Design mips, start of the top module:
module mips (
        input  wire        clk,
        input  wire        rst,
        input  wire [4:0]  ra3,
        input  wire [31:0] instr,
        input  wire [31:0] rd_dm,
        output wire        we_dm,
        output wire [31:0] pc_current,
        output wire [31:0] alu_out,
        output wire [31:0] wd_dm,
        output wire [31:0] rd3,
        output wire [31:0] wd_rf,
        output wire [4:0] rf_wa
    );
    wire       jal;
    wire       branch;
    wire       jump;
    wire       reg_jump;
    wire       reg_dst;
    wire       we_reg;
    wire       alu_src;
    wire       dm2reg;
    wire       we_hilo;
    wire       hilo_sel;
    wire       alu_out_sel;
    wire       shift_mux_sel;
    wire [2:0] alu_ctrl;
    datapath dp (
            .clk            (clk),
            .rst            (rst),
            .jal            (jal),
            .branch         (branch),
            .jump           (jump),
            .reg_jump       (reg_jump),
            .reg_dst        (reg_dst),
            .we_reg         (we_reg),
            .alu_src        (alu_src),
            .dm2reg         (dm2reg),
            .hilo_sel       (hilo_sel),
            .alu_out_sel    (alu_out_sel),
            .we_hilo        (we_hilo),
            .shift_mux_sel  (shift_mux_sel),
  ...
Size in the first run: about 14000 cells after synthesis, about 1100 flip-flops, roughly 240 I/O pins, ~110000 sq um of cells after synthesis.
make LEC_CHECK=0 ABC_AREA=1 CAP_MARGIN=20 CORE_MARGIN=2 CORE_UTILIZATION=71 CTS_CLUSTER_DIAMETER=366 CTS_CLUSTER_SIZE=100 PLACE_DENSITY=0.6 SETUP_SLACK_MARGIN=1.32 SLEW_MARGIN=20 finish   # period 4.48 ns
run.sh (not shown) runs the stock make flow with config.mk's settings and CLKGATE_MAP_FILE=.
The starting point stopped in global routing (5_1_grt), error GRT-0116.
Edit:
- CORE_UTILIZATION: 71 -> 72
- PLACE_DENSITY: 0.6 -> 0.38
- clock period: 4.48 -> 4.34 ns (I/O delays scaled with it)
What happened: The changed run failed in global routing (5_1_grt); die area shrinks slightly; synthesized cell count stays the same; area after synthesis is unchanged.


Setup of build 18:
mips again, from the RTL that the note above started with.
Settings: LEC_CHECK=0, CAP_MARGIN=20, CELL_PAD_IN_SITES_GLOBAL_PLACEMENT=1, CORE_ASPECT_RATIO=1.12, CORE_MARGIN=2, CORE_UTILIZATION=63, CTS_CLUSTER_DIAMETER=97, GPL_TIMING_DRIVEN=1, MAX_ROUTING_LAYER=met4, SETUP_SLACK_MARGIN=2.58, SLEW_MARGIN=25, TNS_END_PERCENT=5; clock period 15.2 ns.
Stage in which a tool error killed build 18: global routing.
Modified inputs, build 25 compared to build 18
- swapping 25 for 20 in SLEW_MARGIN
- clearing CORE_ASPECT_RATIO, which used to be 1.12
- clearing CTS_CLUSTER_DIAMETER, which used to be 97
- swapping 2.58 for 1.0 in SETUP_SLACK_MARGIN
- swapping 63 for 40 in CORE_UTILIZATION
- clearing MAX_ROUTING_LAYER, which used to be met4
- clearing TNS_END_PERCENT, which used to be 5
- clearing GPL_TIMING_DRIVEN, which used to be 1
- putting PLACE_DENSITY at 0.6 where nothing was set
- clearing CELL_PAD_IN_SITES_GLOBAL_PLACEMENT, which used to be 1
- swapping 15.2 for 19.0 in the clock period (ns, I/O delays scaled along)
--- outcome ---
Build 25: PASS, flow complete, no timing, DRC or antenna violations. Build 25 vs. build 18: core outline area picked up an extra 0.095 mm^2; starting utilization of the core area has decreased; area fraction in full adders, half adders and majority gates level. Height of the chip, build 25 vs build 18: up by more than 10%.
Inputs modified between build 25 and build 94:
- CORE_UTILIZATION changed from 40 to 58
- SETUP_SLACK_MARGIN changed from 1.0 to -0.96
- the clock period (ns, I/O delays scaled along) changed from 19.0 to 16.2
--- outcome ---
- Build 94 -> stages 100% | layout checks FAIL | negative setup slack
- Summary of the comparison: met2 track demand over resource is higher in build 94, relative to build 25.
- Against build 25, build 94 comes in 8.4 points lower on max-slew headroom at the worst pin.
- Synthesized area: build 25 vs build 94 identical
- There was hardly any difference in sequential portion of the cell area between build 25 and build 94.
- Taking build 94 over build 25, the cell count after placement ratio works out to 0.944.
- Comparing total placed instance area for build 94 and build 25, the smaller number came from build 25.
- Cmp build 94 and build 25 / critical-path maximum fanout / lower: build 25
- Looking at horizontal die dimension, build 94 sits about 17% below build 25.
- Cmp build 94 and build 25 / non-clock buffer share of cell area / higher: build 94
--- input diff build 94..build 72 ---
- putting HOLD_SLACK_MARGIN at 0.3 where nothing was set
- putting CTS_CLUSTER_SIZE at 41 where nothing was set
- swapping 58 for 68 in CORE_UTILIZATION
## What came out
The flow ended early for build 72: it failed with a tool error in global routing.
The lower number of cells after detailed placement of build 72 and build 94 is in build 72.
Build 94 -> build 72: number of rows created at floorplan decreased by a little under 10%
Build 94 → build 72: chip area has decreased; area fraction in full adders, half adders and majority gates has remained practically unchanged.
Number of standard cells reported by yosys: build 94 vs build 72 identical
Going from build 94 to build 72, TritonCTS buffer count grew slightly.
Share of the core filled by cells before placement for build 72: 10 points up relative to build 94
Diff build 94 -> build 72: count of library flops with an enable pin essentially unchanged; post-placement cell area shows no meaningful change; overall die height now sits lower.
Relative to build 72, the following input files were edited for build 68:
- clearing HOLD_SLACK_MARGIN, which used to be 0.3
- clearing CTS_CLUSTER_SIZE, which used to be 41
- swapping 68 for 58 in CORE_UTILIZATION
- swapping -0.96 for 3.91 in SETUP_SLACK_MARGIN
- swapping 16.2 for 14.9 in the clock period (ns, I/O delays scaled along)
Summary of build 68 over build 72: sum of net half-perimeters after detailed placement now sits lower; number of placement rows now larger; die area moved up; number of buffers added for setup after CTS grew by 114.
The flow ran to completion for all of build 72 and build 68 but build 72, which stopped partway.
Summary of the comparison: instance area at placement is higher in build 68, relative to build 72.
On netlist area before placement, build 68 and build 72 are neck and neck.
The core utilization before placement number comes out lower for build 68 vs build 72.
